==> design.v <==
module cgate(
        input   clk,
        input   enable,
        output  func_en
        );
        assign func_en  = (enable)? 1'b1:1'b0;
endmodule
module ctrl(
        input                   clk,
        input                   rst,
        input                   in_en,
        input      [2:0]        fn_sel,
        input                   out_en,
        output reg              busy,
        output reg              valid,
        output reg [3:0]        cnt_cycle,   
        output reg [2:0]        cnt_data   
        );
        parameter WAIT = 2'b00, IN_CAL = 2'b01, OUT = 2'b10;
        reg [1:0] cstate, nstate;
        always@(posedge clk, posedge rst)begin
                if(rst)
                        cnt_cycle <= 4'b0;
                else if(cstate == IN_CAL)
                        cnt_cycle <= cnt_cycle + 1;
        end
        always@(posedge clk, posedge rst)begin
                if(rst)
                        cnt_data <= 3'b0;
                else if(cnt_cycle == 4'd15)
                        cnt_data <= cnt_data + 1;
        end
        always@(posedge clk, posedge rst)begin
                if(rst)
                        cstate <= WAIT;
                else
                        cstate <= nstate;
        end
        always@*begin
                case(cstate)
                        WAIT:begin
                                nstate = IN_CAL;
                        end
                        IN_CAL:begin
                                case(fn_sel)
                                        3'b001, 3'b010, 3'b011:begin
                                                if((cnt_cycle == 4'd15)&&(cnt_data == 3'd7))
                                                        nstate = OUT;
                                                else if(cnt_cycle == 4'd15)
                                                        nstate = WAIT;
                                                else
                                                        nstate = IN_CAL;
                                        end
                                        default:begin 
                                                if(cnt_cycle == 4'd15)
                                                        nstate = WAIT;
                                                else
                                                        nstate = IN_CAL;
                                        end
                                endcase
                        end
                        OUT:
                                nstate = IN_CAL;
                        default:
                                nstate = WAIT;
                endcase
        end
        always@*begin   
                case(cstate)
                        WAIT:begin
                                busy = 1'b0;
                                valid = (out_en  && (fn_sel != 3'b111) && (fn_sel != 3'b110));
                        end
                        IN_CAL:begin
                                busy = (cnt_cycle == 4'd15);
                                if((fn_sel == 3'b111) || (fn_sel == 3'b110))
                                        valid = (out_en && (cnt_cycle == 4'd1));
                                else
                                        valid = out_en;
                        end
                        OUT:begin
                                busy = 1'b0;
                                valid = 1'b1;
                        end
                        default:begin
                                busy = 1'b0;
                                valid = 1'b0;
                        end
                endcase
        end
endmodule
module mux_out(
        input           outf4_en,
        input           outf5_en,
        input           outf6_en,
        input           outf7_en,
        input   [2:0]   fn_sel,
        output reg      out_en
        );
        always@*begin
                case(fn_sel)
                        3'b100:out_en = outf4_en;
                        3'b101:out_en = outf5_en;
                        3'b110:out_en = outf6_en;
                        3'b111:out_en = outf7_en;
                        default:out_en = 1'b0;
                endcase
        end
endmodule
module f1(
        input                   clk,
        input                   rst,
        input                   f1_en,
        input                   valid,
        input [127:0]           data,
        input [3:0]             cnt_cycle,
        input [2:0]             cnt_data,
        output reg[127:0]       out_f1
        );
        reg [127:0]     buff;
        always@(posedge clk, posedge rst)begin
                if(rst)
                        buff <= 128'b0;
                else if(f1_en && (cnt_cycle == 4'd15) && (cnt_data != 3'd0) && (data > buff))
                        buff <= data;
                else if(f1_en && (cnt_cycle == 4'd0) &&(cnt_data == 3'd0))   
                        buff <= 128'b0;
        end
        always@*begin
                if(f1_en)begin
                        if(valid)
                                out_f1 = (buff > data)? buff:data;
                        else
                                out_f1 = 128'b0;
                end
                else
                        out_f1 = 128'b0;
        end
endmodule        
module f2(
        input                   clk,
        input                   rst,
        input                   f2_en,
        input                   valid,
        input [127:0]           data,
        input [3:0]             cnt_cycle,
        input [2:0]             cnt_data,
        output reg[127:0]       out_f2
        );
        reg [127:0]     buff;
        always@(posedge clk, posedge rst)begin
                if(rst)
                        buff <= 128'hFFFF_FFFF_FFFF_FFFF_FFFF_FFFF_FFFF_FFFF;
                else if(f2_en && (cnt_cycle == 4'd15) && (cnt_data != 3'd0) && (data < buff))
                        buff <= data;
                else if(f2_en && (cnt_cycle == 4'd0) && (cnt_data == 3'd0))   
                        buff <= 128'hFFFF_FFFF_FFFF_FFFF_FFFF_FFFF_FFFF_FFFF;
        end
        always@*begin
                if(f2_en)begin
                        if(valid)
                                out_f2 = (buff < data)? buff:data;
                        else
                                out_f2 = 128'b0;
                end
                else
                        out_f2 = 128'b0;
        end
endmodule        
module f3(
        input                   clk,
        input                   rst,
        input                   f3_en,
        input                   valid,
        input [127:0]           data,
        input [3:0]             cnt_cycle,
        input [2:0]             cnt_data,
        output reg[127:0]       out_f3
        );
        reg [130:0]     buff;
        always@(posedge clk, posedge rst)begin
                if(rst)
                        buff <= 131'b0;
                else if(f3_en && (cnt_cycle == 4'd15) && (cnt_data != 3'd0))
                        buff <= buff + data;
                else if(f3_en && (cnt_cycle == 4'd0) &&(cnt_data == 3'd0))   
                        buff <= 131'b0;
        end
        always@*begin
                if(f3_en)begin
                        if(valid)
                                out_f3 = ((buff+data) >> 3);
                        else
                                out_f3 = 128'b0;
                end
                else
                        out_f3 = 128'b0;
        end
endmodule
module f4(
        input                   f4_en,
        input [127:0]           data,
        input [3:0]             cnt_cycle,
        output reg              outf4_en,
        output reg[127:0]       out_f4
        );
        parameter LOW  = 128'h6FFF_FFFF_FFFF_FFFF_FFFF_FFFF_FFFF_FFFF;
        parameter HIGH = 128'hAFFF_FFFF_FFFF_FFFF_FFFF_FFFF_FFFF_FFFF;
        always@*begin
                if(f4_en)begin
                        if((cnt_cycle == 4'd1) && (data > LOW) && (data < HIGH))
                                outf4_en = 1'b1;
                        else
                                outf4_en = 1'b0;
                end
                else
                        outf4_en = 1'b0;
        end
        always@*begin
                if(outf4_en)
                        out_f4 = data;
                else
                        out_f4 = 128'b0;
        end
endmodule
module f5(
        input                   f5_en,
        input [127:0]           data,
        input [3:0]             cnt_cycle,
        output reg              outf5_en,
        output reg[127:0]       out_f5
        );
        parameter LOW  = 128'h7FFF_FFFF_FFFF_FFFF_FFFF_FFFF_FFFF_FFFF;
        parameter HIGH = 128'hBFFF_FFFF_FFFF_FFFF_FFFF_FFFF_FFFF_FFFF;
        always@*begin
                if(f5_en)begin
                        if((cnt_cycle == 4'd1) && (data[15:0] != 16'd0) && ((data < LOW) || (data > HIGH)))
                                outf5_en = 1'b1;
                        else
                                outf5_en = 1'b0;
                end
                else
                        outf5_en = 1'b0;
        end
        always@*begin
                if(outf5_en)
                        out_f5 = data;
                else
                        out_f5 = 128'b0;
        end
endmodule
module f6(
        input                   clk,
        input                   rst,
        input                   f6_en,
        input [127:0]           data,
        input [3:0]             cnt_cycle,
        input [2:0]             cnt_data,
        output reg              outf6_en,
        output reg[127:0]       out_f6
        );
        reg [127:0]             buff, buff_pmax;
        reg                     flag;
        always@(posedge clk, posedge rst)begin
                if(rst)
                        buff <= 128'b0;
                else if(f6_en && (cnt_cycle == 4'd1) && (cnt_data != 3'd0) && (data > buff))
                        buff <= data;
                else if(f6_en && (cnt_cycle == 4'd0) && (cnt_data == 3'd0))   
                        buff <= data;
        end
        always@(posedge clk, posedge rst)begin
                if(rst)begin
                        buff_pmax <= 128'b0;
                        flag <= 1'b0;
                end
                else if(f6_en &&   (buff > buff_pmax))begin
                        buff_pmax <= buff;
                        flag <= 1'b1;
                end
                else if(f6_en && cnt_data == 3'd1)
                        flag <= 1'b0;
        end
        always@*begin
                if(f6_en)begin
                        if(flag && (cnt_data == 3'b0))
                                outf6_en = 1'b1;
                        else
                                outf6_en = 1'b0;
                end
                else
                        outf6_en = 1'b0;
        end
        always@*begin
                if(outf6_en)
                        out_f6 = buff_pmax;
                else
                        out_f6 = 128'b0;
        end
endmodule
module f7(
        input                   clk,
        input                   rst,
        input                   f7_en,
        input [127:0]           data,
        input [3:0]             cnt_cycle,
        input [2:0]             cnt_data,
        output reg              outf7_en,
        output reg[127:0]       out_f7
        );
        reg [127:0]             buff, buff_pmin;
        reg                     flag;
        always@(posedge clk, posedge rst)begin
                if(rst)
                        buff <= 128'hFFFF_FFFF_FFFF_FFFF_FFFF_FFFF_FFFF_FFFF;
                else if(f7_en && (cnt_cycle == 4'd15) && (cnt_data != 3'd0) && (data < buff) && (data != 128'b0))
                        buff <= data;
                else if(f7_en && (cnt_cycle == 4'd0) && (cnt_data == 3'd0) && (data != 128'b0))   
                        buff <= data;
        end
        always@(posedge clk, posedge rst)begin
                if(rst)begin
                        buff_pmin <= 128'hFFFF_FFFF_FFFF_FFFF_FFFF_FFFF_FFFF_FFFF;
                        flag <= 1'b0;
                end
                else if(f7_en &&  (buff < buff_pmin))begin
                        buff_pmin <= buff;
                        flag <= 1'b1;
                end
                else if(f7_en && cnt_data == 3'd1)
                        flag <= 1'b0;
        end
        always@*begin
                if(f7_en)begin
                        if(flag && (cnt_data == 3'd0))
                                outf7_en = 1'b1;
                        else
                                outf7_en = 1'b0;
                end
                else
                        outf7_en = 1'b0;
        end
        always@*begin
                if(outf7_en)
                        out_f7 = (data<buff_pmin)? data:buff_pmin;     
                else
                        out_f7 = 128'b0;
        end
endmodule
module proc(
        input                   clk,
        input                   f1_en,
        input                   f2_en,
        input                   f3_en,
        input                   f4_en,
        input                   f5_en,
        input                   f6_en,
        input                   f7_en,
        input                   rst,
        input                   in_en,
        input                   valid,
        input [7:0]             iot_in,
        input [2:0]             fn_sel,
        input [3:0]             cnt_cycle,
        input [2:0]             cnt_data,
        output                  out_en,
        output reg[127:0]       iot_out
        );
        integer i;
        wire [127:0]    out_f1, out_f2, out_f3, out_f4, out_f5, out_f6, out_f7;
        wire            outf4_en, outf5_en, outf6_en, outf7_en;
        reg  [127:0]    mem;
        reg  [7:0]      buf_in[14:0];
        f1 max(.clk(clk),
               .rst(rst),
               .f1_en(f1_en),
               .data(mem),
               .valid(valid),
               .cnt_cycle(cnt_cycle),
               .cnt_data(cnt_data),
               .out_f1(out_f1)
               );
        f2 min(.clk(clk),
               .rst(rst),
               .f2_en(f2_en),
               .data(mem),
               .valid(valid),
               .cnt_cycle(cnt_cycle),
               .cnt_data(cnt_data),
               .out_f2(out_f2)
               );
        f3 avg(.clk(clk),
               .rst(rst),
               .f3_en(f3_en),
               .valid(valid),
               .data(mem),
               .cnt_cycle(cnt_cycle),
               .cnt_data(cnt_data),
               .out_f3(out_f3)
               );
       f4 ext(.f4_en(f4_en),
               .data(mem),
               .cnt_cycle(cnt_cycle),
               .outf4_en(outf4_en),
               .out_f4(out_f4)
               );
        f5 exc(.f5_en(f5_en),
               .data(mem),
               .cnt_cycle(cnt_cycle),
               .outf5_en(outf5_en),
               .out_f5(out_f5)
               );
        f6 p_max(.clk(clk),
                 .rst(rst),
                 .f6_en(f6_en),
                 .data(mem),
                 .cnt_cycle(cnt_cycle),
                 .cnt_data(cnt_data),
                 .outf6_en(outf6_en),
                 .out_f6(out_f6)
                 );
        f7 p_min(.clk(clk),
                 .rst(rst),
                 .f7_en(f7_en),
                 .data(mem),
                 .cnt_cycle(cnt_cycle),
                 .cnt_data(cnt_data),
                 .outf7_en(outf7_en),
                 .out_f7(out_f7)
                 );
       mux_out mux_out(.outf4_en(outf4_en),
                        .outf5_en(outf5_en),
                        .outf6_en(outf6_en),
                        .outf7_en(outf7_en),
                        .fn_sel(fn_sel),
                        .out_en(out_en)
                        );
        always@(posedge clk, posedge rst)begin
                if(rst)begin
                        mem <= 128'b0;
                        for(i = 0; i < 15; i = i + 1)
                                buf_in[i] <= 8'b0;
                end
                else if(cnt_cycle == 4'd15)
                        mem <= {buf_in[0],  buf_in[1],  buf_in[2],   buf_in[3], buf_in[4], buf_in[5],
                                buf_in[6],  buf_in[7],  buf_in[8],   buf_in[9], buf_in[10], buf_in[11],
                                buf_in[12], buf_in[13], buf_in[14],  iot_in};
                else if(in_en)begin
                        buf_in[cnt_cycle] <= iot_in;
                end
        end
        always@*begin
                case(fn_sel)
                        3'b001:iot_out = out_f1;
                        3'b010:iot_out = out_f2;
                        3'b011:iot_out = out_f3;
                        3'b100:iot_out = out_f4;
                        3'b101:iot_out = out_f5;
                        3'b110:iot_out = out_f6;
                        3'b111:iot_out = out_f7;
                        default: iot_out = 128'd0;
                endcase
        end
endmodule
module IOTDF( clk, rst, in_en, iot_in, fn_sel, busy, valid, iot_out);
        input          clk;
        input          rst;
        input          in_en;
        input  [7:0]   iot_in;
        input  [2:0]   fn_sel;
        output         busy;
        output         valid;
        output [127:0] iot_out;
        wire [3:0] cnt_cycle;
        wire [2:0] cnt_data;
        wire out_en;
        wire f1_en, f2_en, f3_en, f4_en, f5_en, f6_en, f7_en;
        ctrl ctrl0(.clk(clk),
                   .rst(rst),
                   .in_en(in_en),
                   .fn_sel(fn_sel),
                   .out_en(out_en),
                   .busy(busy),
                   .valid(valid),
                   .cnt_cycle(cnt_cycle),
                   .cnt_data(cnt_data)
                   );
        proc proc0(.clk(clk),
                   .f1_en(f1_en),
                   .f2_en(f2_en),
                   .f3_en(f3_en),
                   .f4_en(f4_en),
                   .f5_en(f5_en),
                   .f6_en(f6_en),
                   .f7_en(f7_en),
                   .rst(rst),
                   .valid(valid),
                   .in_en(in_en),
                   .iot_in(iot_in),
                   .fn_sel(fn_sel),
                   .cnt_cycle(cnt_cycle),
                   .cnt_data(cnt_data),
                   .out_en(out_en),
                   .iot_out(iot_out)
                   );
        cgate cg_f1(.clk(clk),
                    .enable(fn_sel == 3'b001),
                    .func_en(f1_en)
                    );
        cgate cg_f2(.clk(clk),
                    .enable(fn_sel == 3'b010),
                    .func_en(f2_en)
                    );
        cgate cg_f3(.clk(clk),
                    .enable(fn_sel == 3'b011),
                    .func_en(f3_en)
                    );
        cgate cg_f4(.clk(clk),
                    .enable(fn_sel == 3'b100),
                    .func_en(f4_en)
                    );
        cgate cg_f5(.clk(clk),
                    .enable(fn_sel == 3'b101),
                    .func_en(f5_en)
                    );
        cgate cg_f6(.clk(clk),
                    .enable(fn_sel == 3'b110),
                    .func_en(f6_en)
                    );
        cgate cg_f7(.clk(clk),
                    .enable(fn_sel == 3'b111),
                    .func_en(f7_en)
                    );
endmodule
==> run.sh <==
#!/bin/bash
# the make line also repeats each setting of config.mk as NAME=value (left out here)
make -C /OpenROAD-flow-scripts/flow DESIGN_CONFIG=/design/flow/config.mk WORK_HOME=/design/flow/orfs CLKGATE_MAP_FILE= finish
==> config.mk <==
export PLATFORM = sky130hd
export DESIGN_NAME = IOTDF
export DESIGN_NICKNAME = IOTDF
export VERILOG_FILES = /design/flow/design.v
export SDC_FILE = /design/flow/constraint.sdc
export NUM_CORES = 4
export LEC_CHECK = 0
export CAP_MARGIN = 20
export CORE_MARGIN = 2
export CORE_UTILIZATION = 66
export MAX_ROUTING_LAYER = met4
export SLEW_MARGIN = 20
==> constraint.sdc <==
create_clock -name core_clock -period 5.77 [get_ports {clk}]
set_input_delay 1.1540 -clock core_clock [delete_from_list [all_inputs] [get_ports {clk}]]
set_output_delay 1.1540 -clock core_clock [all_outputs]
set_load 0.01 [all_outputs]
==> results.yml, run 1 <==
# yosys + openroad results
outcome:
  status: "aborted with a tool error"
  lastStage: "global routing"
synth:
  ys_seq_share_pct: 36.56
  adder_share_pct: 15.99
  ff_type: "dfrtp_1"
  netlist.area_leader.share_pct: 24.02
  synth_stat.cells: 8328
  fp_nets: 9372
  synth.cell_area_mm2: 0.08065
  synthesis.instances: 8328
  mux_share_pct: 11.05
  ys_top_cells_by_count: "ha_1 (1029), inv_1 (841), dfrtp_1 (774), a21oi_1 (618), o21ai_0 (610)"
  ys_sh_simple_pct: 9.448
  ys_ff: 1159
  avgSynthCellArea_um2: 9.684
  yosys.stat.chipArea_mm2: 0.08065
  synth-xor-area-share_pct: 1.390
  aoi_share_pct: 19.42
  post-synth-top-count-cell: "ha_1"
  area_leaders: "dfrtp_1 (24%), ha_1 (16%), dfstp_2 (13%)"
  edf_count: 0
  async_flop_share_pct: 100.0
  ys_warn_count: 11
  synth_cell_types: 118
  logic_family: "AND-OR/OR-AND gates"
  largest_area_cell: "dfrtp_1"
clock_tree:
  cts_made_buffers: 132
  clock_sinks: 1159
  h-tree-depth: 4
  clockBufferDepth: 3
  ctsHoldBuffers: 0
  cts_root_buf: "clkbuf_16"
die:
  io_pins: 144
  core_mm2: 0.1216
  die_height_um: 353.6
  fp-utilization_pct: 66.35
  die_x_um: 353.6
  dieArea_mm2: 0.1250
  row_count: 128
placed_design:
  dp_worst_setup_slack_ns: -0.4069
  gp_congestion: 1.087
  hpwl_mm: 239.1
  port_buffers: 143
==> metrics by stage <==
step	total power [mW]	area, µm²	std cells
after floorplan	17.50	80650	8328
after CTS	32.16	99100	11089
after detailed placement	22.21	90340	10637
after global placement	21.68	90330	10637
==> what timing repair did <==
| item | CTS |
|---|---|
| gates cloned | 20 |
| setup endpoints to repair | 129 |
| gates resized | 1151 |
| buffers inserted | 203 |
| pin swaps | 265 |
==> run 2, diff against run 1 <==
Settings changed: CORE_UTILIZATION 66 to 56, MAX_ROUTING_LAYER met4 to not set.
Clock period 5.77 ns to 5.05 ns, I/O delays scaled along.
==> results.yml, run 2 <==
# synthesis and place-and-route metrics
pwr:
  switching_share_pct: 37.44
  ir_drop_mv: 0.8445
  p_clk_share_pct: 28.3
  switchingPower_mw: 14.79
  fin_total_pwr_mw: 39.49
  power_frac_comb_pct: 41.0
  pg_seq_mw: 12.1
  pwr_density_cell_mw_per_mm2: 371.8
  p_clk_mw: 11.2
  seqPwrFrac_pct: 30.7
  power.leakage_nw: 54.20
  power_leader: "combinational logic"
  comb_power_mw: 16.2
  p_int_mw: 24.70
worst_setup_path:
  endpoint: "iot_out[123]"
  crit_buf_inv: 9
  worst_path_max_delay_cell: "dfstp_2"
  crit_fanout: 6
  worstPathArrival_ns: 5.13
  required_ns: 4.04
  rr_startpoint: "proc0.mem[1]$_DFFE_PP0P_"
  cp-start-kind: "flip-flop"
  cp_cell_sequence: "inv_2 -> ha_4 -> nand4_1 -> buf_4 -> nor4_4 -> buf_4 -> nand4_1 -> a211oi_4 -> o21a_4 -> o31ai_4 -> buf_4 -> buf_12 -> o21bai_1 -> buf_4 -> buf_4 -> buf_12 -> a221o_1 -> buf_2"
  max_stage_delay_ns: 0.53
  worst_setup_path_end_kind: "output pin"
  cpLargestDelayFamily: "buffers and inverters"
  startpoint: "proc0.p_min.buff_pmin[35]$_DFFE_PP1P_"
  cp_num_cells: 18
  rr_endpoint: "proc0.p_min.buff[64]$_DFFE_PP1P_"
  worst-setup-path-type: "flip-flop to output pin"
  cpMostUsedCell: "buf_4"
  ff2ff_setup_slack_ns: 0.15
  r2r_cells: 19
route:
  vias_per_cell: 6.405
  drtIter0Drc: 9794
  drt-pass1-iter-count: 10
  drt-total-wl_mm: 338.7
  route.detailed.drc: 0
  wl_per_cell_um: 27.56
  drtAntennaViolNets: 0
  vias: 78708
global_route:
  overflow: 0
  grt_usage_pct: 44.97
  grt_pass1_wl_mm: 496.9
  antenna_found_initial: 16
  grt_max_degree: 160
  grt_pass1_vias: 77905
flow_run:
  drv_cap: 0
  warnings: 57
hold_path:
  min_to: "proc0.mem[28]$_DFFE_PP0P_"
  worstHoldPathCells: 1
  hold_class: "flip-flop to flip-flop"
  holdCritStartpoint: "proc0.buf_in[12][4]$_DFFE_PP0P_"
synth:
  synth_cell_types: 118
  post-synth-top-count-cell: "ha_1"
  async_flop_share_pct: 100.0
  ys_warn_count: 11
  ys_seq_share_pct: 36.56
  yosys.stat.chipArea_mm2: 0.08065
  fp_nets: 9372
  edf_count: 0
  synth_stat.cells: 8328
  aoi_share_pct: 19.42
  ff_type: "dfrtp_1"
  area_leaders: "dfrtp_1 (24%), ha_1 (16%), dfstp_2 (13%)"
  adder_share_pct: 15.99
  ys_top_cells_by_count: "ha_1 (1029), inv_1 (841), dfrtp_1 (774), a21oi_1 (618), o21ai_0 (610)"
  netlist.area_leader.share_pct: 24.02
  synth-xor-area-share_pct: 1.390
  avgSynthCellArea_um2: 9.684
  synthesis.instances: 8328
  synth.cell_area_mm2: 0.08065
  logic_family: "AND-OR/OR-AND gates"
  mux_share_pct: 11.05
  ys_sh_simple_pct: 9.448
  largest_area_cell: "dfrtp_1"
  ys_ff: 1159
final_timing:
  relSlewSlack_pct: 20.89
  rsz0062_at_grt: "yes"
  period_needed_ns: 6.142
  finalCritPeriodShare_pct: 121.6
  finClkSkew_ns: 0.03261
  final-max-slew-violation-count: 0
  setup_viol: 128
  setup_slack_ns: -1.092
  max_freq_mhz: 162.8
  worstMarginPinSlew_ns: 1.187
  tns_ns: -118.47
  hold_viol: 0
cells_and_area:
  finalInstanceArea_mm2: 0.1062
  fillCellCount: 10555
  fin_nets: 11292
  syn2layout_area_growth_pct: 31.72
clock_tree:
  cts_root_buf: "clkbuf_16"
  ctsHoldBuffers: 0
  h-tree-depth: 4
  clk_latency_ns: 0.80
  clk_pin_slew_ns: 0.06
  cts_tree: "done"
  clock_sinks: 1159
  clockBufferDepth: 3
  cts_made_buffers: 140
die:
  io_pins: 144
  dieArea_mm2: 0.1471
  core_mm2: 0.1433
  die_x_um: 383.5
  fp-utilization_pct: 56.28
  die_height_um: 383.5
  row_count: 139
placed_design:
  port_buffers: 143
  hpwl_mm: 249.1
  gp_congestion: 1.065
  placed_area_mm2: 0.09788
outcome:
  failed_checks: "setup timing"
  status: "finished with violations"
==> run 2: routing by layer <==
metal  wire length, µm  vias to the layer above  global-route usage (%)  part of all wire [%]
li1                  -                    34489                       -                     -
met1            133400                    38868                   58.96                    39
met2            145600                     4259                   67.25                    43
met3             36780                     1082                   11.56                    11
met4             22830                       10                   26.00                   6.7
met5                68                        -                       0                 0.020
==> run 2: what timing repair did <==
action,4_1_cts,5_1_grt
setup buffers,99,59
resized,880,189
endpoints found under the setup margin,129,208
pin swaps,169,147
cloned,22,5
==> run 2: final cells by class <==
type	count	area (µm²)	area share (%)
diodes	17	42.54	0.04005
well taps	1903	2381	2.241
multi-input cells	5941	47970	45.16
clock inverters	69	1005	0.9458
repair buffers	2164	18160	17.10
inverters	842	3167	2.981
flip-flops and latches	1159	29520	27.79
clock buffers	193	3984	3.750
==> run 2: per-stage QoR <==
step,worst slack (ns),hold WS (ns),utilization (%),std cells
after floorplan,-11.65,0.4538,-,8328
after global placement,-1.579,0.4689,68.28,11849
after detailed placement,-1.340,0.4780,68.30,11850
after CTS,-1.041,0.4883,73.30,12225
after global routing,-1.177,0.5104,74.10,12274
final,-1.092,0.4865,74.13,12288
==> run 3, diff against run 2 <==
Settings changed: ABC_AREA set to 1, CELL_PAD_IN_SITES_DETAIL_PLACEMENT set to 2, CELL_PAD_IN_SITES_GLOBAL_PLACEMENT set to 1, CORE_ASPECT_RATIO set to 1.04, CORE_MARGIN 2 to 8, CORE_UTILIZATION 56 to 21, CTS_CLUSTER_DIAMETER set to 329, CTS_CLUSTER_SIZE set to 66, GPL_ROUTABILITY_DRIVEN set to 1, GPL_TIMING_DRIVEN set to 1, MAX_ROUTING_LAYER set to met4, MIN_ROUTING_LAYER set to met1, PLACE_DENSITY set to 0.81, SETUP_SLACK_MARGIN set to 2.42, SLEW_MARGIN 20 to 25.
Clock period 5.05 ns to 8.08 ns, I/O delays scaled along.
==> results.yml, run 3 <==
# yosys + openroad results
outcome:
  status: "aborted with a tool error"
  lastStage: "global routing"
synth:
  post-synth-top-count-cell: "nand2_1"
  synth-xor-area-share_pct: 0.6136
  fp_nets: 14598
  ys_warn_count: 11
  largest_area_cell: "dfrtp_1"
  mux_share_pct: 0
  async_flop_share_pct: 100.0
  area_leaders: "dfrtp_1 (21%), nand2_1 (16%), ha_1 (14%)"
  synthesis.instances: 13554
  edf_count: 0
  ys_seq_share_pct: 32.27
  netlist.area_leader.share_pct: 21.20
  synth_stat.cells: 13554
  ff_type: "dfrtp_1"
  ys_sh_simple_pct: 32.53
  synth_cell_types: 49
  synth.cell_area_mm2: 0.09136
  adder_share_pct: 14.11
  ys_ff: 1159
  ys_top_cells_by_count: "nand2_1 (3939), inv_1 (1757), nand3_1 (1681), nor2_1 (1160), ha_1 (1029)"
  logic_family: "simple AND/OR/NAND/NOR gates"
  avgSynthCellArea_um2: 6.740
  aoi_share_pct: 10.31
  yosys.stat.chipArea_mm2: 0.09136
placed_design:
  gp_congestion: 1.028
  port_buffers: 143
  hpwl_mm: 429.4
  dp_cells: 19041
  placed_area_mm2: 0.1001
die:
  fp-utilization_pct: 21.04
  die_x_um: 662.8
  io_pins: 144
  row_count: 247
  die_height_um: 688.6
  core_mm2: 0.4342
  dieArea_mm2: 0.4564
clock_tree:
  h-tree-depth: 1
  clock_sinks: 1159
  cts_made_buffers: 21
  cts_root_buf: "clkbuf_16"
  ctsHoldBuffers: 0
  clockBufferDepth: 3
==> run 3: metrics by stage <==
step | TNS [ns] | setup slack [ns]
CTS | 0 | 1.773
global placement | 0 | 0.9562
floorplan | -8953.15 | -9.224
detailed placement | 0 | 0.4589
==> run 3: timing repair <==
action,CTS
setup buffers,370
gates resized,1867
pin swaps,225
setup endpoints to repair,665
gates cloned,63
==> run 4, diff against run 3 <==
Settings changed: ABC_AREA 1 to 0, CELL_PAD_IN_SITES_DETAIL_PLACEMENT 2 to not set, CORE_ASPECT_RATIO 1.04 to 1.37, CORE_MARGIN 8 to 2, CORE_UTILIZATION 21 to 40, CTS_CLUSTER_DIAMETER 329 to 99, CTS_CLUSTER_SIZE 66 to 24, GPL_TIMING_DRIVEN 1 to 0, HOLD_SLACK_MARGIN set to 0.08, PLACE_DENSITY 0.81 to not set, PLACE_DENSITY_LB_ADDON set to 0.06, SETUP_SLACK_MARGIN 2.42 to 3.87, SLEW_MARGIN 25 to 20.
Clock period 8.08 ns to 16.2 ns, I/O delays scaled along.
==> results.yml, run 4 <==
# synthesis and place-and-route metrics
synth:
  mux_share_pct: 11.05
  ys_seq_share_pct: 36.56
  synth.cell_area_mm2: 0.08065
  ys_ff: 1159
  synth_stat.cells: 8328
  post-synth-top-count-cell: "ha_1"
  adder_share_pct: 15.99
  avgSynthCellArea_um2: 9.684
  largest_area_cell: "dfrtp_1"
  netlist.area_leader.share_pct: 24.02
  edf_count: 0
  ys_top_cells_by_count: "ha_1 (1029), inv_1 (841), dfrtp_1 (774), a21oi_1 (618), o21ai_0 (610)"
  async_flop_share_pct: 100.0
  ys_warn_count: 11
  aoi_share_pct: 19.42
  fp_nets: 9372
  ys_sh_simple_pct: 9.448
  area_leaders: "dfrtp_1 (24%), ha_1 (16%), dfstp_2 (13%)"
  logic_family: "AND-OR/OR-AND gates"
  yosys.stat.chipArea_mm2: 0.08065
  synth-xor-area-share_pct: 1.390
  synthesis.instances: 8328
  synth_cell_types: 118
  ff_type: "dfrtp_1"
clock_tree:
  post-cts-setup-buffers: 0
  clk_latency_ns: 0.83
  cts_root_buf: "clkbuf_16"
  clockBufferDepth: 3
  cts_made_buffers: 59
  ctsHoldBuffers: 0
  h-tree-depth: 2
  clock_sinks: 1159
  clk_pin_slew_ns: 0.12
  cts_tree: "done"
cells_and_area:
  fin_util_pct: 44.64
  final-seq-area_mm2: 0.02948
  instances_no_fill: 11305
  logic_area_mm2: 0.04643
  syn2layout_area_growth_pct: 10.76
  fillCellCount: 19587
  fin_nets: 9665
  finalInstanceArea_mm2: 0.08932
route:
  drtIter0Drc: 6737
  vias_per_cell: 6.230
  wl_per_cell_um: 34.48
  drtAntennaViolNets: 0
  drt-pass1-iter-count: 9
  vias: 70429
  route.detailed.drc: 0
  drt-total-wl_mm: 389.8
final_timing:
  finClkSkew_ns: 0.04639
  period_needed_ns: 12.48
  finalCritPeriodShare_pct: 77.06
  holdWs_ns: 0.4966
  final-max-slew-violation-count: 0
  tns_ns: 0
  setup_viol: 0
  rsz0062_at_grt: "no"
  relSlewSlack_pct: 16.95
  worstMarginPinSlew_ns: 1.234
  max_freq_mhz: 80.11
  setup_slack_ns: 3.717
  hold_viol: 0
worst_setup_path:
  ff2ff_setup_slack_ns: 9.03
  worstPathArrival_ns: 9.24
  cpLargestDelayFamily: "buffers and inverters"
  worst_setup_path_end_kind: "output pin"
  required_ns: 12.96
  endpoint: "iot_out[119]"
  max_stage_delay_ns: 0.93
  startpoint: "proc0.mem[127]$_DFFE_PP0P_"
  crit_buf_inv: 6
  rr_endpoint: "proc0.max.buff[55]$_DFFE_PP0P_"
  rr_startpoint: "proc0.mem[104]$_DFFE_PP0P_"
  r2r_cells: 15
  worst_path_max_delay_cell: "dfrtp_1"
  cp_num_cells: 19
  crit_fanout: 12
  cpMostUsedCell: "buf_2"
  cp_cell_sequence: "inv_1 -> ha_1 -> nand4_1 -> nor2_1 -> nand3_2 -> nor4_2 -> buf_4 -> nand4_1 -> a41oi_2 -> nor3_2 -> buf_2 -> buf_2 -> buf_2 -> nor2_1 -> a21oi_1 -> o22ai_1 -> a21oi_1 -> o21ai_0 -> clkdlybuf4s50_1"
  cp-start-kind: "flip-flop"
  worst-setup-path-type: "flip-flop to output pin"
global_route:
  antenna_found_initial: 32
  grt_pass1_wl_mm: 542.6
  overflow: 0
  grt_pass1_vias: 69702
  grt_max_degree: 34
  grt_usage_pct: 38.31
die:
  dieArea_mm2: 0.2053
  fp-utilization_pct: 40.30
  die_height_um: 529.6
  die_x_um: 387.6
  row_count: 192
  io_pins: 144
  core_mm2: 0.2001
pwr:
  power.leakage_nw: 43.32
  fin_total_pwr_mw: 9.992
  switching_share_pct: 43.33
  p_clk_mw: 1.94
  ir_drop_mv: 0.1103
  power_frac_comb_pct: 41.4
  power_leader: "combinational logic"
  p_clk_share_pct: 19.4
  pwr_density_cell_mw_per_mm2: 111.9
  p_int_mw: 5.662
  switchingPower_mw: 4.330
  seqPwrFrac_pct: 39.2
  comb_power_mw: 4.14
  pg_seq_mw: 3.92
flow_run:
  drv_cap: 0
  warnings: 34
placed_design:
  port_buffers: 142
  placed_area_mm2: 0.08732
  dp_cells: 11179
  dp_worst_setup_slack_ns: 3.059
  gp_congestion: 1.014
  hpwl_mm: 313.0
outcome:
  status: "no timing/DRC/antenna violations"
hold_path:
  worstHoldPathCells: 2
  holdCritStartpoint: "proc0.avg.buff[109]$_DFFE_PP0P_"
  hold_class: "flip-flop to flip-flop"
  min_to: "proc0.avg.buff[109]$_DFFE_PP0P_"
==> run 4: what timing repair did <==
item	CTS	global route
cloned	0	0
endpoints found under the setup margin	49	5
pin swaps	0	0
gates resized	6	2
==> run 4: final cells by class <==
| type | count | share of cell area (%) |
|---|---|---|
| multi-input combinational | 5940 | 51.98 |
| antenna | 15 | 0.04202 |
| clock buffer | 98 | 1.979 |
| clock inverter | 13 | 0.1765 |
| timing repair buffer | 232 | 3.523 |
| sequential | 1159 | 33.01 |
| buffer | 387 | 2.084 |
| inverter | 842 | 3.542 |
| tap | 2619 | 3.669 |
==> run 4: metal layers <==
metal | up-vias | wire, µm | global-route usage (%)
li1 | 31118 | - | -
met3 | 749 | 20650 | 3.992
met1 | 35938 | 154100 | 45.24
met4 | 0 | 31580 | 25.43
met5 | - | 0 | -
met2 | 2624 | 183500 | 62.07
==> run 5, diff against run 4 <==
Settings changed: ABC_AREA 0 to not set, CAP_MARGIN 20 to 0, CELL_PAD_IN_SITES_GLOBAL_PLACEMENT 1 to not set, CORE_ASPECT_RATIO 1.37 to 0.5, CORE_UTILIZATION 40 to 72, CTS_CLUSTER_DIAMETER 99 to 334, CTS_CLUSTER_SIZE 24 to 95, GPL_ROUTABILITY_DRIVEN 1 to not set, GPL_TIMING_DRIVEN 0 to not set, HOLD_SLACK_MARGIN 0.08 to not set, MAX_ROUTING_LAYER met4 to not set, MIN_ROUTING_LAYER met1 to not set, PLACE_DENSITY set to 0.4, PLACE_DENSITY_LB_ADDON 0.06 to not set, SETUP_SLACK_MARGIN 3.87 to 0.88.
Clock period 16.2 ns to 5.8 ns, I/O delays scaled along.
==> results.yml, run 5 <==
# yosys + openroad results
synth:
  edf_count: 0
  async_flop_share_pct: 100.0
  area_leaders: "dfrtp_1 (24%), ha_1 (16%), dfstp_2 (13%)"
  ys_seq_share_pct: 36.56
  ff_type: "dfrtp_1"
  synth.cell_area_mm2: 0.08065
  avgSynthCellArea_um2: 9.684
  fp_nets: 9372
  ys_ff: 1159
  netlist.area_leader.share_pct: 24.02
  mux_share_pct: 11.05
  synth-xor-area-share_pct: 1.390
  ys_warn_count: 11
  largest_area_cell: "dfrtp_1"
  ys_top_cells_by_count: "ha_1 (1029), inv_1 (841), dfrtp_1 (774), a21oi_1 (618), o21ai_0 (610)"
  adder_share_pct: 15.99
  logic_family: "AND-OR/OR-AND gates"
  synth_stat.cells: 8328
  post-synth-top-count-cell: "ha_1"
  synthesis.instances: 8328
  yosys.stat.chipArea_mm2: 0.08065
  ys_sh_simple_pct: 9.448
  synth_cell_types: 118
  aoi_share_pct: 19.42
clock_tree:
  cts_root_buf: "clkbuf_16"
  clock_sinks: 1159
  cts_made_buffers: 16
  clockBufferDepth: 3
  h-tree-depth: 1
placed_design:
  placed_area_mm2: 0.08995
  port_buffers: 143
  hpwl_mm: 242.7
  gp_congestion: 1.084
die:
  die_x_um: 477.3
  io_pins: 144
  fp-utilization_pct: 72.91
  die_height_um: 240.7
  dieArea_mm2: 0.1149
  core_mm2: 0.1106
  row_count: 86
outcome:
  lastStage: "global routing"
  status: "aborted with a tool error"
[run 5: per-stage QoR]
stage | power (mW) | TNS, ns | util (%) | worst slack, ns | instances
floorplan | 17.41 | - | - | -11.05 | 8328
global placement | 21.72 | -41.20 | 81.32 | -0.4589 | 10470
detailed placement | 22.42 | -87.26 | 81.32 | -0.6975 | 10470
CTS | 25.89 | -30.77 | 84.54 | -0.4020 | 10645
[run 5: repair_timing]
action | in CTS
buffers inserted | 125
hold buffers | 0
resized | 1028
setup endpoints to repair | 619
gates cloned | 22
pin swaps | 221
endpoints found under the hold margin | 0
==> run 6, diff against run 5 <==
Settings changed: CAP_MARGIN 0 to 5, CORE_ASPECT_RATIO 0.5 to not set, CORE_UTILIZATION 72 to 66, CTS_CLUSTER_DIAMETER 334 to 57, CTS_CLUSTER_SIZE 95 to not set, MAX_ROUTING_LAYER set to met4, PLACE_DENSITY 0.4 to not set, SETUP_SLACK_MARGIN 0.88 to 1.22.
Clock period 5.8 ns to 6.78 ns, I/O delays scaled along.
==> results.yml, run 6 <==
# synthesis and place-and-route metrics
global_route:
  antenna_found_initial: 26
  grt_pass1_wl_mm: 479.0
  grt_usage_pct: 52.20
  grt_max_degree: 157
  overflow: 0
  grt_pass1_vias: 75617
final_timing:
  tns_ns: -16.91
  worstMarginPinSlew_ns: 1.283
  relSlewSlack_pct: 14.49
  finClkSkew_ns: 0.03646
  final-max-slew-violation-count: 0
  hold_viol: 0
  period_needed_ns: 7.216
  finalCritPeriodShare_pct: 106.4
  rsz0062_at_grt: "yes"
  setup_slack_ns: -0.4359
  setup_viol: 121
  max_freq_mhz: 138.6
cells_and_area:
  fin_nets: 10024
  fillCellCount: 7135
  finalInstanceArea_mm2: 0.09746
  fin_util_pct: 80.18
  syn2layout_area_growth_pct: 20.85
worst_setup_path:
  crit_buf_inv: 6
  rr_startpoint: "proc0.mem[8]$_DFFE_PP0P_"
  crit_fanout: 11
  worstPathArrival_ns: 5.86
  cp_cell_sequence: "buf_4 -> ha_1 -> a211oi_1 -> o21ai_1 -> a221oi_2 -> o21ai_2 -> a211oi_2 -> nor2_2 -> nor3_4 -> buf_6 -> o22ai_4 -> buf_12 -> buf_6 -> buf_4 -> a222oi_1 -> nor2b_2 -> o21ai_2 -> buf_2"
  startpoint: "proc0.mem[75]$_DFFE_PP0P_"
  ff2ff_setup_slack_ns: 1.12
  worst_setup_path_end_kind: "output pin"
  worst_path_max_delay_cell: "a221oi_2"
  cp_num_cells: 18
  r2r_cells: 16
  worst-setup-path-type: "flip-flop to output pin"
  max_stage_delay_ns: 0.75
  endpoint: "iot_out[48]"
  required_ns: 5.42
  rr_endpoint: "proc0.p_max.buff[43]$_DFFE_PP0P_"
  cpLargestDelayFamily: "AND-OR/OR-AND gates"
  cp-start-kind: "flip-flop"
route:
  drtAntennaViolNets: 0
  vias_per_cell: 7.320
  vias: 78897
  drt-total-wl_mm: 342.1
  drtIter0Drc: 13816
  drt-pass1-iter-count: 13
  wl_per_cell_um: 31.74
  route.detailed.drc: 0
pwr:
  p_clk_mw: 8.14
  seqPwrFrac_pct: 32.1
  switchingPower_mw: 11.29
  p_int_mw: 17.31
  pwr_density_cell_mw_per_mm2: 293.3
  ir_drop_mv: 0.4974
  power.leakage_nw: 47.93
  power_leader: "combinational logic"
  comb_power_mw: 11.3
  pg_seq_mw: 9.18
  switching_share_pct: 39.47
  p_clk_share_pct: 28.5
  power_frac_comb_pct: 39.4
clock_tree:
  cts_tree: "done"
  clk_pin_slew_ns: 0.06
  ctsHoldBuffers: 0
  clockBufferDepth: 3
  clock_sinks: 1159
  h-tree-depth: 4
  cts_made_buffers: 144
  clk_latency_ns: 0.82
  cts_root_buf: "clkbuf_16"
hold_path:
  hold_class: "flip-flop to flip-flop"
  min_to: "proc0.avg.buff[25]$_DFFE_PP0P_"
  holdCritStartpoint: "proc0.avg.buff[25]$_DFFE_PP0P_"
  worstHoldPathCells: 2
synth:
  synth.cell_area_mm2: 0.08065
  async_flop_share_pct: 100.0
  synth_stat.cells: 8328
  fp_nets: 9372
  netlist.area_leader.share_pct: 24.02
  edf_count: 0
  adder_share_pct: 15.99
  ff_type: "dfrtp_1"
  ys_warn_count: 11
  mux_share_pct: 11.05
  synthesis.instances: 8328
  synth-xor-area-share_pct: 1.390
  avgSynthCellArea_um2: 9.684
  ys_top_cells_by_count: "ha_1 (1029), inv_1 (841), dfrtp_1 (774), a21oi_1 (618), o21ai_0 (610)"
  logic_family: "AND-OR/OR-AND gates"
  largest_area_cell: "dfrtp_1"
  ys_seq_share_pct: 36.56
  yosys.stat.chipArea_mm2: 0.08065
  synth_cell_types: 118
  aoi_share_pct: 19.42
  area_leaders: "dfrtp_1 (24%), ha_1 (16%), dfstp_2 (13%)"
  ys_ff: 1159
  ys_sh_simple_pct: 9.448
  post-synth-top-count-cell: "ha_1"
die:
  die_x_um: 353.6
  fp-utilization_pct: 66.35
  row_count: 128
  core_mm2: 0.1216
  dieArea_mm2: 0.1250
  die_height_um: 353.6
  io_pins: 144
outcome:
  status: "finished with violations"
  failed_checks: "setup timing"
placed_design:
  hpwl_mm: 224.0
  dp_worst_setup_slack_ns: -0.04794
  port_buffers: 143
  gp_congestion: 1.042
  placed_area_mm2: 0.08598
flow_run:
  drv_cap: 0
  warnings: 68
## run 6: through the flow
stage | hold WS (ns) | total power, mW | cells
after floorplan | 0.4538 | 14.89 | 8328
after global placement | 0.4657 | 18.11 | 10108
after detailed placement | 0.4788 | 18.48 | 10108
after CTS | 0.4898 | 27.06 | 10559
after global routing | 0.5112 | 29.31 | 10762
final | 0.4922 | 28.59 | 10778
## run 6: routing by layer
layer	GRT usage, %	vias to the layer above	wire length, µm
met5	-	-	0
li1	-	32013	-
met3	15.85	2229	50180
met4	34.48	0	31650
met1	64.51	37835	119500
met2	73.78	6820	140700
## run 6: layout make-up
class	count	area, µm²	area share, %
Tap cell	1625	2033	2.086
Clock buffer	192	4049	4.154
Inverter	842	3184	3.267
Timing Repair Buffer	893	8707	8.934
Multi-Input combinational cell	5940	48980	50.25
Antenna cell	56	140.1	0.1438
Clock inverter	71	834.6	0.8563
Sequential cell	1159	29540	30.30
## run 6: what timing repair did
item | 4_1_cts | 5_1_grt
pin swaps | 151 | 201
endpoints found under the hold margin | 0 | 0
cloned | 12 | 15
setup endpoints to repair | 246 | 236
resized | 1013 | 399
buffers inserted | 176 | 146
==> run 7, diff against run 6 <==
Settings changed: ABC_AREA set to 1, CAP_MARGIN 5 to 20, CORE_UTILIZATION 66 to 40, CTS_CLUSTER_DIAMETER 57 to not set, CTS_CLUSTER_SIZE set to 71, GPL_ROUTABILITY_DRIVEN set to 1, GPL_TIMING_DRIVEN set to 0, HOLD_SLACK_MARGIN set to 0.08, PLACE_DENSITY_LB_ADDON set to 0.06, SETUP_SLACK_MARGIN 1.22 to 4.35.
Clock period 6.78 ns to 16.2 ns, I/O delays scaled along.
==> results.yml, run 7 <==
# synthesis and place-and-route metrics
outcome:
  status: "no timing/DRC/antenna violations"
cells_and_area:
  fin_nets: 14959
  finalInstanceArea_mm2: 0.1032
  syn2layout_area_growth_pct: 12.98
  fillCellCount: 23918
placed_design:
  placed_area_mm2: 0.09813
  port_buffers: 135
  gp_congestion: 1.073
  dp_worst_setup_slack_ns: 5.417
  hpwl_mm: 345.2
final_timing:
  setup_slack_ns: 5.267
  hold_viol: 0
  finalCritPeriodShare_pct: 67.49
  worstMarginPinSlew_ns: 1.271
  max_freq_mhz: 91.47
  period_needed_ns: 10.93
  rsz0062_at_grt: "no"
  setup_viol: 0
  finClkSkew_ns: 0.06855
  relSlewSlack_pct: 15.28
  final-max-slew-violation-count: 0
route:
  drtIter0Drc: 9676
  wl_per_cell_um: 25.02
  vias: 94838
  drt-total-wl_mm: 428.2
  vias_per_cell: 5.542
  drtAntennaViolNets: 0
  route.detailed.drc: 0
  drt-pass1-iter-count: 6
synth:
  edf_count: 0
  netlist.area_leader.share_pct: 21.20
  aoi_share_pct: 10.31
  async_flop_share_pct: 100.0
  fp_nets: 14598
  ys_top_cells_by_count: "nand2_1 (3939), inv_1 (1757), nand3_1 (1681), nor2_1 (1160), ha_1 (1029)"
  post-synth-top-count-cell: "nand2_1"
  ys_warn_count: 11
  synth-xor-area-share_pct: 0.6136
  yosys.stat.chipArea_mm2: 0.09136
  adder_share_pct: 14.11
  ff_type: "dfrtp_1"
  avgSynthCellArea_um2: 6.740
  mux_share_pct: 0
  ys_sh_simple_pct: 32.53
  synth.cell_area_mm2: 0.09136
  ys_ff: 1159
  synthesis.instances: 13554
  synth_cell_types: 49
  ys_seq_share_pct: 32.27
  area_leaders: "dfrtp_1 (21%), nand2_1 (16%), ha_1 (14%)"
  logic_family: "simple AND/OR/NAND/NOR gates"
  largest_area_cell: "dfrtp_1"
  synth_stat.cells: 13554
worst_setup_path:
  worst_setup_path_end_kind: "output pin"
  required_ns: 12.96
  worst_path_max_delay_cell: "clkdlybuf4s50_1"
  ff2ff_setup_slack_ns: 9.43
  worst-setup-path-type: "input port to output pin"
  max_stage_delay_ns: 0.66
  crit_fanout: 11
  crit_buf_inv: 7
  cp_num_cells: 12
  r2r_cells: 14
  rr_startpoint: "proc0.p_max.buff[95]$_DFFE_PP0P_"
  cp_cell_sequence: "clkdlybuf4s50_1 -> inv_2 -> nor3_1 -> inv_1 -> nor3_1 -> inv_2 -> clkbuf_1 -> buf_1 -> o21ai_1 -> nor2_1 -> nand2_1 -> clkdlybuf4s50_1"
  rr_endpoint: "proc0.p_max.buff_pmax[7]$_DFFE_PP0P_"
  startpoint: "fn_sel[1]"
  cpLargestDelayFamily: "buffers and inverters"
  cp-start-kind: "input port"
  endpoint: "iot_out[105]"
  worstPathArrival_ns: 7.69
hold_path:
  min_to: "proc0.mem[19]$_DFFE_PP0P_"
  hold_class: "flip-flop to flip-flop"
  worstHoldPathCells: 2
  holdCritStartpoint: "proc0.buf_in[13][3]$_DFFE_PP0P_"
global_route:
  grt_max_degree: 36
  grt_pass1_vias: 89974
  grt_pass1_wl_mm: 617.5
  antenna_found_initial: 44
  grt_usage_pct: 37.38
  overflow: 0
pwr:
  p_clk_share_pct: 37.0
  ir_drop_mv: 0.1025
  power_leader: "registers"
  p_int_mw: 5.810
  switching_share_pct: 36.86
  power.leakage_nw: 51.68
  pwr_density_cell_mw_per_mm2: 89.15
  fin_total_pwr_mw: 9.201
  power_frac_comb_pct: 26.0
  comb_power_mw: 2.39
  p_clk_mw: 3.40
  seqPwrFrac_pct: 37.1
  pg_seq_mw: 3.41
  switchingPower_mw: 3.391
die:
  core_mm2: 0.2273
  fp-utilization_pct: 40.20
  die_x_um: 481.9
  die_height_um: 481.9
  dieArea_mm2: 0.2322
  row_count: 175
  io_pins: 144
clock_tree:
  clockBufferDepth: 3
  cts_tree: "done"
  clk_pin_slew_ns: 0.06
  cts_resized: 0
  cts_made_buffers: 147
  h-tree-depth: 4
  cts_root_buf: "clkbuf_16"
  clk_latency_ns: 0.85
  post-cts-setup-buffers: 0
  ctsHoldBuffers: 0
  clock_sinks: 1159
flow_run:
  warnings: 34
  drv_cap: 0
## run 7: final cells by class
cell class                 instances  area (µm²)  area share [%]
antenna                           65       162.7          0.1576
buffer                           621        2686           2.603
clock buffer                     220        4329           4.195
clock inverter                    54       581.8          0.5637
inverter                        1773        6659           6.452
multi-input combinational      10001       52660           51.03
sequential                      1159       29480           28.57
tap                             3009        3765           3.648
timing repair buffer             212        2879           2.789
## run 7: metal layers
layer	GRT usage [%]	up-vias	wire, µm	share of wire, %
met5	-	-	0	0
met1	50.63	45753	189700	44
met4	16.76	0	22590	5.3
met2	55.29	3546	184000	43
li1	-	44882	-	-
met3	5.220	657	31930	7.5
## run 7: stage by stage
| step | hold slack [ns] | util, % | setup TNS (ns) | cells |
|---|---|---|---|---|
| floorplan | 0.4409 | - | -2111.38 | 13554 |
| finish | 0.4624 | 45.41 | 0 | 17114 |
| detailed placement | 0.4580 | 43.18 | 0 | 16775 |
| global route | 0.4795 | 45.38 | 0 | 17085 |
| CTS | 0.4586 | 45.34 | 0 | 17049 |
| global placement | 0.4546 | 42.45 | -9781.22 | 16698 |
==> run 8, diff against run 7 <==
Settings changed: ABC_AREA 1 to not set, CAP_MARGIN 20 to 5, CORE_ASPECT_RATIO set to 1.04, CORE_UTILIZATION 40 to 72, CTS_CLUSTER_DIAMETER set to 218, CTS_CLUSTER_SIZE 71 to 41, GPL_ROUTABILITY_DRIVEN 1 to not set, GPL_TIMING_DRIVEN 0 to 1, HOLD_SLACK_MARGIN 0.08 to not set, MIN_ROUTING_LAYER set to met1, PLACE_DENSITY set to 0.63, PLACE_DENSITY_LB_ADDON 0.06 to not set, SETUP_SLACK_MARGIN 4.35 to -0.42, SLEW_MARGIN 20 to 25.
Clock period 16.2 ns to 5.19 ns, I/O delays scaled along.
==> results.yml, run 8 <==
# yosys + openroad results
synth:
  ys_seq_share_pct: 36.56
  async_flop_share_pct: 100.0
  synth_cell_types: 118
  area_leaders: "dfrtp_1 (24%), ha_1 (16%), dfstp_2 (13%)"
  synth.cell_area_mm2: 0.08065
  ff_type: "dfrtp_1"
  netlist.area_leader.share_pct: 24.02
  logic_family: "AND-OR/OR-AND gates"
  ys_sh_simple_pct: 9.448
  aoi_share_pct: 19.42
  fp_nets: 9372
  adder_share_pct: 15.99
  mux_share_pct: 11.05
  avgSynthCellArea_um2: 9.684
  largest_area_cell: "dfrtp_1"
  edf_count: 0
  post-synth-top-count-cell: "ha_1"
  yosys.stat.chipArea_mm2: 0.08065
  synth-xor-area-share_pct: 1.390
  ys_warn_count: 11
  ys_ff: 1159
  synthesis.instances: 8328
  ys_top_cells_by_count: "ha_1 (1029), inv_1 (841), dfrtp_1 (774), a21oi_1 (618), o21ai_0 (610)"
  synth_stat.cells: 8328
die:
  die_height_um: 345.3
  dieArea_mm2: 0.1147
  fp-utilization_pct: 72.42
  die_x_um: 332.2
  core_mm2: 0.1114
  io_pins: 144
  row_count: 125
clock_tree:
  cts_made_buffers: 34
  ctsHoldBuffers: 0
  h-tree-depth: 2
  clock_sinks: 1159
  cts_root_buf: "clkbuf_16"
  clockBufferDepth: 3
placed_design:
  hpwl_mm: 240.4
  gp_congestion: 1.125
  dp_worst_setup_slack_ns: -0.8809
  dp_cells: 11036
  port_buffers: 143
outcome:
  lastStage: "global routing"
  status: "aborted with a tool error"
## run 8: what timing repair did
action | in CTS
pin swaps | 97
resized | 574
gates cloned | 12
endpoints found under the setup margin | 128
buffers inserted | 58
## run 8: through the flow
| step | power, mW | instance area (µm²) |
|---|---|---|
| floorplan | 19.45 | 80650 |
| global placement | 25.16 | 94450 |
| detailed placement | 25.96 | 94450 |
| CTS | 30.69 | 96980 |
==> run 9, diff against run 8 <==
Settings changed: CAP_MARGIN 5 to 20, CORE_ASPECT_RATIO 1.04 to not set, CORE_UTILIZATION 72 to 71, CTS_CLUSTER_DIAMETER 218 to not set, CTS_CLUSTER_SIZE 41 to 68, GPL_TIMING_DRIVEN 1 to not set, MAX_ROUTING_LAYER met4 to not set, MIN_ROUTING_LAYER met1 to not set, PLACE_DENSITY 0.63 to not set, SETUP_SLACK_MARGIN -0.42 to 1.69, SLEW_MARGIN 25 to 20.
Clock period 5.19 ns to 5.86 ns, I/O delays scaled along.
==> results.yml, run 9 <==
# yosys + openroad results
placed_design:
  gp_congestion: 1.047
  hpwl_mm: 230.4
  placed_area_mm2: 0.08812
  port_buffers: 143
synth:
  mux_share_pct: 11.05
  synth.cell_area_mm2: 0.08065
  async_flop_share_pct: 100.0
  ys_top_cells_by_count: "ha_1 (1029), inv_1 (841), dfrtp_1 (774), a21oi_1 (618), o21ai_0 (610)"
  ff_type: "dfrtp_1"
  aoi_share_pct: 19.42
  netlist.area_leader.share_pct: 24.02
  largest_area_cell: "dfrtp_1"
  synth-xor-area-share_pct: 1.390
  ys_warn_count: 11
  ys_ff: 1159
  fp_nets: 9372
  synth_stat.cells: 8328
  avgSynthCellArea_um2: 9.684
  adder_share_pct: 15.99
  area_leaders: "dfrtp_1 (24%), ha_1 (16%), dfstp_2 (13%)"
  post-synth-top-count-cell: "ha_1"
  yosys.stat.chipArea_mm2: 0.08065
  synthesis.instances: 8328
  logic_family: "AND-OR/OR-AND gates"
  ys_sh_simple_pct: 9.448
  synth_cell_types: 118
  ys_seq_share_pct: 36.56
  edf_count: 0
outcome:
  lastStage: "global routing"
  status: "aborted with a tool error"
  tool.error: "[ERROR GRT-0232] Routing congestion too high. Check the congestion heatmap in the GUI."
die:
  dieArea_mm2: 0.1163
  fp-utilization_pct: 71.59
  row_count: 123
  core_mm2: 0.1127
  io_pins: 144
  die_height_um: 341.0
  die_x_um: 341.0
clock_tree:
  h-tree-depth: 4
  cts_root_buf: "clkbuf_16"
  ctsHoldBuffers: 0
  cts_made_buffers: 130
  clockBufferDepth: 3
  clock_sinks: 1159
global_route:
  grt_usage_pct: 78.07
  overflow: 11
run 9: layer usage:
layer	GRT overflow	GRT usage (%)
met4	4	73.63
met1	1	78.82
met5	0	38.52
met2	3	92.60
met3	3	65.92
run 9: what timing repair did:
item | 4_1_cts
endpoints found under the setup margin | 900
endpoints found under the hold margin | 0
buffers inserted | 196
gates cloned | 23
pin swaps | 202
gates resized | 981
run 9: stage by stage:
| stage | worst slack (ns) | instances | TNS (ns) |
|---|---|---|---|
| after floorplan | -11.00 | 8328 | - |
| after global placement | -0.5644 | 10255 | -12.92 |
| after detailed placement | -0.6769 | 10256 | -34.75 |
| after CTS | -0.1710 | 10715 | -9.011 |
==> run 10, diff against run 9 <==
Settings changed: CORE_UTILIZATION 71 to 40, CTS_CLUSTER_SIZE 68 to not set, SETUP_SLACK_MARGIN 1.69 to not set.
Clock period 5.86 ns to 9.32 ns, I/O delays scaled along.
==> results.yml, run 10 <==
# synthesis and place-and-route metrics
outcome:
  status: "no timing/DRC/antenna violations"
final_timing:
  setup_viol: 0
  max_freq_mhz: 110.4
  worstMarginPinSlew_ns: 1.291
  rsz0062_at_grt: "no"
  final-max-slew-violation-count: 0
  holdWs_ns: 0.4904
  relSlewSlack_pct: 13.28
  period_needed_ns: 9.059
  hold_viol: 0
  tns_ns: 0
  finClkSkew_ns: 0.04999
  finalCritPeriodShare_pct: 97.20
placed_design:
  gp_congestion: 0.9935
  placed_area_mm2: 0.08571
  dp_cells: 10964
  hpwl_mm: 233.2
  port_buffers: 143
route:
  wl_per_cell_um: 28.06
  drt-pass1-iter-count: 10
  route.detailed.drc: 0
  drt-total-wl_mm: 315.4
  vias_per_cell: 6.173
  vias: 69377
  drtIter0Drc: 7368
  drtAntennaViolNets: 0
flow_run:
  drv_cap: 0
  warnings: 48
cells_and_area:
  syn2layout_area_growth_pct: 12.37
  fin_nets: 9499
  instances_no_fill: 11238
  finalInstanceArea_mm2: 0.09062
  fin_util_pct: 45.30
synth:
  ys_sh_simple_pct: 9.448
  largest_area_cell: "dfrtp_1"
  ys_ff: 1159
  synth-xor-area-share_pct: 1.390
  synthesis.instances: 8328
  ys_top_cells_by_count: "ha_1 (1029), inv_1 (841), dfrtp_1 (774), a21oi_1 (618), o21ai_0 (610)"
  async_flop_share_pct: 100.0
  yosys.stat.chipArea_mm2: 0.08065
  aoi_share_pct: 19.42
  ys_warn_count: 11
  netlist.area_leader.share_pct: 24.02
  synth_cell_types: 118
  area_leaders: "dfrtp_1 (24%), ha_1 (16%), dfstp_2 (13%)"
  post-synth-top-count-cell: "ha_1"
  ys_seq_share_pct: 36.56
  synth.cell_area_mm2: 0.08065
  avgSynthCellArea_um2: 9.684
  ff_type: "dfrtp_1"
  fp_nets: 9372
  edf_count: 0
  synth_stat.cells: 8328
  mux_share_pct: 11.05
  logic_family: "AND-OR/OR-AND gates"
  adder_share_pct: 15.99
pwr:
  comb_power_mw: 6.99
  ir_drop_mv: 0.2941
  switchingPower_mw: 7.453
  power_frac_comb_pct: 36.0
  seqPwrFrac_pct: 33.9
  power_leader: "combinational logic"
  pg_seq_mw: 6.58
  p_int_mw: 11.95
  p_clk_mw: 5.83
  power.leakage_nw: 44.09
  switching_share_pct: 38.41
  pwr_density_cell_mw_per_mm2: 214.1
  p_clk_share_pct: 30.0
clock_tree:
  clk_latency_ns: 0.84
  post-cts-setup-buffers: 0
  cts_resized: 0
  cts_made_buffers: 143
  clock_sinks: 1159
  clk_pin_slew_ns: 0.06
  ctsHoldBuffers: 0
  clockBufferDepth: 3
  h-tree-depth: 4
  cts_root_buf: "clkbuf_16"
  cts_tree: "done"
worst_setup_path:
  rr_endpoint: "proc0.max.buff[98]$_DFFE_PP0P_"
  cpLargestDelayFamily: "AND-OR/OR-AND gates"
  cp_cell_sequence: "buf_4 -> ha_1 -> a21o_1 -> a21o_1 -> a211oi_1 -> o21ai_0 -> a211oi_1 -> nor2_1 -> nor3_2 -> and3_1 -> a22oi_1 -> o21ai_1 -> a221oi_1 -> o21ai_0 -> clkdlybuf4s50_1"
  cp-start-kind: "flip-flop"
  worstPathArrival_ns: 7.20
  max_stage_delay_ns: 1.02
  worst_path_max_delay_cell: "and3_1"
  crit_buf_inv: 2
  required_ns: 7.46
  cp_num_cells: 15
  crit_fanout: 10
  r2r_cells: 15
  ff2ff_setup_slack_ns: 2.57
  rr_startpoint: "proc0.mem[65]$_DFFE_PP0P_"
  startpoint: "proc0.mem[65]$_DFFE_PP0P_"
  worst_setup_path_end_kind: "output pin"
  endpoint: "iot_out[127]"
  worst-setup-path-type: "flip-flop to output pin"
die:
  fp-utilization_pct: 40.31
  io_pins: 144
  die_x_um: 453.0
  dieArea_mm2: 0.2052
  row_count: 164
  core_mm2: 0.2001
  die_height_um: 453.0
global_route:
  overflow: 0
  grt_pass1_vias: 68840
  grt_max_degree: 166
  grt_usage_pct: 30.16
  antenna_found_initial: 27
  grt_pass1_wl_mm: 465.0
hold_path:
  holdCritStartpoint: "proc0.avg.buff[99]$_DFFE_PP0P_"
  hold_class: "flip-flop to flip-flop"
  worstHoldPathCells: 2
  min_to: "proc0.avg.buff[99]$_DFFE_PP0P_"
[run 10: layer usage]
layer	wire, µm	share of wire [%]	up-vias	track usage (%)
met5	129	0.041	-	0
met4	15690	5.0	20	13.73
met3	24280	7.7	627	4.961
met2	139600	44	2886	46.60
met1	135600	43	35007	41.24
li1	-	-	30837	-
[run 10: per-stage QoR]
step	worst slack, ns	power, mW
CTS	0.5407	19.37
global route	0.3532	20.36
detailed placement	1.113	13.49
finish	0.2610	19.40
floorplan	-8.232	10.83
global placement	1.121	13.33
[run 10: area by class of cell]
cell class                 count  area (µm²)
fill                       18882      109400
timing repair buffer         369        3376
multi-input combinational   5940       46430
tap                         2656        3323
antenna                        6       15.01
clock buffer                 208        4155
clock inverter                58       671.9
inverter                     842        3164
sequential                  1159       29480
==> run 11, diff against run 10 <==
Settings changed: CAP_MARGIN 20 to 5, CORE_ASPECT_RATIO set to 0.71, CORE_UTILIZATION 40 to 72, CTS_CLUSTER_DIAMETER set to 218, CTS_CLUSTER_SIZE set to 41, GPL_TIMING_DRIVEN set to 1, MAX_ROUTING_LAYER set to met4, MIN_ROUTING_LAYER set to met1, PLACE_DENSITY set to 0.63, SETUP_SLACK_MARGIN set to -0.42.
Clock period 9.32 ns to 5.18 ns, I/O delays scaled along.
==> results.yml, run 11 <==
# yosys + openroad results
synth:
  ys_warn_count: 11
  ff_type: "dfrtp_1"
  edf_count: 0
  adder_share_pct: 15.99
  logic_family: "AND-OR/OR-AND gates"
  post-synth-top-count-cell: "ha_1"
  largest_area_cell: "dfrtp_1"
  synthesis.instances: 8328
  ys_top_cells_by_count: "ha_1 (1029), inv_1 (841), dfrtp_1 (774), a21oi_1 (618), o21ai_0 (610)"
  avgSynthCellArea_um2: 9.684
  fp_nets: 9372
  async_flop_share_pct: 100.0
  netlist.area_leader.share_pct: 24.02
  synth-xor-area-share_pct: 1.390
  area_leaders: "dfrtp_1 (24%), ha_1 (16%), dfstp_2 (13%)"
  yosys.stat.chipArea_mm2: 0.08065
  synth_stat.cells: 8328
  synth_cell_types: 118
  ys_sh_simple_pct: 9.448
  mux_share_pct: 11.05
  ys_ff: 1159
  ys_seq_share_pct: 36.56
  synth.cell_area_mm2: 0.08065
  aoi_share_pct: 19.42
outcome:
  lastStage: "global routing"
  status: "aborted with a tool error"
clock_tree:
  clockBufferDepth: 3
  cts_root_buf: "clkbuf_16"
  ctsHoldBuffers: 0
  h-tree-depth: 2
  cts_made_buffers: 34
  clock_sinks: 1159
die:
  die_x_um: 401.2
  die_height_um: 286.0
  dieArea_mm2: 0.1147
  fp-utilization_pct: 72.60
  io_pins: 144
  row_count: 103
  core_mm2: 0.1111
placed_design:
  gp_congestion: 1.165
  hpwl_mm: 256.9
  dp_cells: 11290
  placed_area_mm2: 0.09615
  port_buffers: 143
run 11: stage by stage:
step	hold WS, ns	setup slack, ns	utilization [%]
floorplan	0.4538	-11.54	-
global placement	0.4665	-1.142	86.56
detailed placement	0.4784	-1.278	86.56
CTS	0.5078	-1.093	88.66
run 11: timing repair:
action                     in CTS
pin swaps                      70
gates cloned                    7
buffers inserted               44
setup endpoints to repair     128
gates resized                 432
hold endpoints to repair        0
Power figures rest on the tool's default switching activity, not on a simulated workload.
